## old
==> flow/design.v (excerpt) <==
module pipelined_cordic(
    input Clk, Rst,
    input signed[15:0] x_in, y_in, theta_in,
    output reg signed[15:0] sine_theta,
    output reg signed[15:0] cosine_theta
);
reg signed [15:0] x[0:15], y[0:15], theta[0:15], x_out[0:15], y_out[0:15], theta_out[0:15];
wire signed [15:0] atan_out [0:15];
reg [3:0] stage;  
assign atan_out[0] = 16'b0011001001000100;
assign atan_out[1] = 16'b0001110110101100;
assign atan_out[2] = 16'b0000111110101101;
assign atan_out[3] = 16'b0000011111110101;
assign atan_out[4] = 16'b0000001111111110;
assign atan_out[5] = 16'b0000001000000000;
assign atan_out[6] = 16'b0000000100000000;
assign atan_out[7] = 16'b0000000010000000;
assign atan_out[8] = 16'b0000000001000000;
assign atan_out[9] = 16'b0000000000100000;
assign atan_out[10] = 16'b0000000000010000;
assign atan_out[11] = 16'b0000000000001000;
assign atan_out[12] = 16'b0000000000000100;
assign atan_out[13] = 16'b0000000000000010;
assign atan_out[14] = 16'b0000000000000001;
assign atan_out[15] = 16'b0000000000000000;
genvar i;
generate
    for (i = 0; i < 16; i = i + 1) begin : stages
        always @(posedge Clk or posedge Rst) begin
            if (Rst)
                begin
                    x[i] <= 0;
                    y[i] <= 0;
                    theta[i] <= 0;
                end
            else 
                begin
                    if (i == 0) begin
                        x[i] <= x_in;
                        y[i] <= y_in;
                        theta[i] <= theta_in;
                    end else begin
                        x[i] <= x_out[i-1];
                        y[i] <= y_out[i-1];
                        theta[i] <= theta_out[i-1];
                    end
                end
        end
        always @(*) begin
            if (theta[i][15] == 1) begin
                x_out[i] = x[i] + (y[i] >>> (i));
                y_out[i] = y[i] - (x[i] >>> (i));
                theta_out[i] = theta[i] + atan_out[i];
            end else begin
                x_out[i] = x[i] - (y[i] >>> (i));
                y_out[i] = y[i] + (x[i] >>> (i));
                theta_out[i] = theta[i] - atan_out[i];
            end
        end
    end
endgenerate
always @(posedge Clk or posedge Rst) begin
  ...
Size: ~780 flip-flops, ~53,000 µm² of cells after synthesis.
Settings: LEC_CHECK=0, CAP_MARGIN=20, CORE_MARGIN=2, CORE_UTILIZATION=72, PLACE_DENSITY=0.67, SETUP_SLACK_MARGIN=-0.17, SLEW_MARGIN=20, TNS_END_PERCENT=5; clock period 2.88 ns.
run.sh (not shown) runs the stock make flow with config.mk's settings and CLKGATE_MAP_FILE=.
old finished all stages; however, its layout fails the closing checks, the failures being setup timing.
diff inputs: old => new
diff --git a/flow/config.mk b/flow/config.mk
--- a/flow/config.mk
+++ b/flow/config.mk
@@ -8 +8,2 @@
-export CAP_MARGIN = 20
+export ABC_AREA = 1
+export CAP_MARGIN = 5
@@ -11,4 +12,4 @@
-export PLACE_DENSITY = 0.67
-export SETUP_SLACK_MARGIN = -0.17
-export SLEW_MARGIN = 20
-export TNS_END_PERCENT = 5
+export CTS_CLUSTER_DIAMETER = 379
+export CTS_CLUSTER_SIZE = 17
+export SETUP_SLACK_MARGIN = -0.25
+export SLEW_MARGIN = 40
==> flow/constraint.sdc <==
create_clock -name core_clock -period 2.43 [get_ports {Clk}]
set_input_delay 0.4860 -clock core_clock [delete_from_list [all_inputs] [get_ports {Clk}]]
set_output_delay 0.4860 -clock core_clock [all_outputs]
set_load 0.01 [all_outputs]
==> comparison <==
new had finished all stages when the layout checks came back failing, citing setup timing. Note that the final net count recorded for new amounts to 1.3 times the value seen in old. new gives more clock-pin slew on the worst setup and hold paths than old did. In the flow results for new and old, the xor/xnor share of the synthesized area is smaller on new. Hold slack ends up lower on new. Going from old to new, the total clock buffers created by CTS was found to have gone down by 38%. The buffer-and-inverter tally for the worst setup path in new was higher than what old gave. From old to new the numbers moved as follows: via count of the routed design grew by 13,600, cell area now sits higher.

---

pipelined_cordic again, from the RTL that the note above started with.
export LEC_CHECK = 0
export ABC_AREA = 1
export CAP_MARGIN = 20
export CELL_PAD_IN_SITES_DETAIL_PLACEMENT = 0
export CELL_PAD_IN_SITES_GLOBAL_PLACEMENT = 0
export CORE_MARGIN = 2
export CORE_UTILIZATION = 72
export CTS_CLUSTER_SIZE = 72
export HOLD_SLACK_MARGIN = 0.29
export MAX_ROUTING_LAYER = met5
export PLACE_DENSITY_LB_ADDON = 0.24
export SETUP_SLACK_MARGIN = -0.15
export SLEW_MARGIN = 40
create_clock -name core_clock -period 2.39 [get_ports {Clk}]
The first run died in global routing (5_1_grt) on GRT-0232.
==> next run, changes <==
- ABC_AREA: 1 -> not set
- CELL_PAD_IN_SITES_DETAIL_PLACEMENT: 0 -> not set
- CELL_PAD_IN_SITES_GLOBAL_PLACEMENT: 0 -> not set
- CTS_CLUSTER_SIZE: 72 -> not set
- HOLD_SLACK_MARGIN: 0.29 -> not set
- MAX_ROUTING_LAYER: met5 -> not set
- PLACE_DENSITY: not set -> 0.78
- PLACE_DENSITY_LB_ADDON: 0.24 -> not set
- SETUP_SLACK_MARGIN: -0.15 -> not set
- SLEW_MARGIN: 40 -> 20
- clock period: 2.39 -> 3.16 ns (I/O delays scaled with it)
Effect: Now the flow reached the layout checks and failed them: setup timing. Synthesized area is lower by 9.1%. Synthesized cell count is lower by 27%. Die area is lower by 9.0%.
==> next run, changes <==
- CELL_PAD_IN_SITES_GLOBAL_PLACEMENT: not set -> 2
- CORE_UTILIZATION: 72 -> 40
- CTS_CLUSTER_DIAMETER: not set -> 94
- PLACE_DENSITY: 0.78 -> 0.82
- SETUP_SLACK_MARGIN: not set -> 0.95
- clock period: 3.16 -> 4.5 ns (I/O delays scaled with it)
=>
- The changed run finished clean
- clock-buffer cell count went up by 2
- area after synthesis stays the same
- non-clock buffer count is lower by 268
- core utilization went down by 39 points
- final area is lower by about 2.7%
- critical path depth goes down by 1
- final cell count rose by 7.9%
- wire length goes down by 5.7%
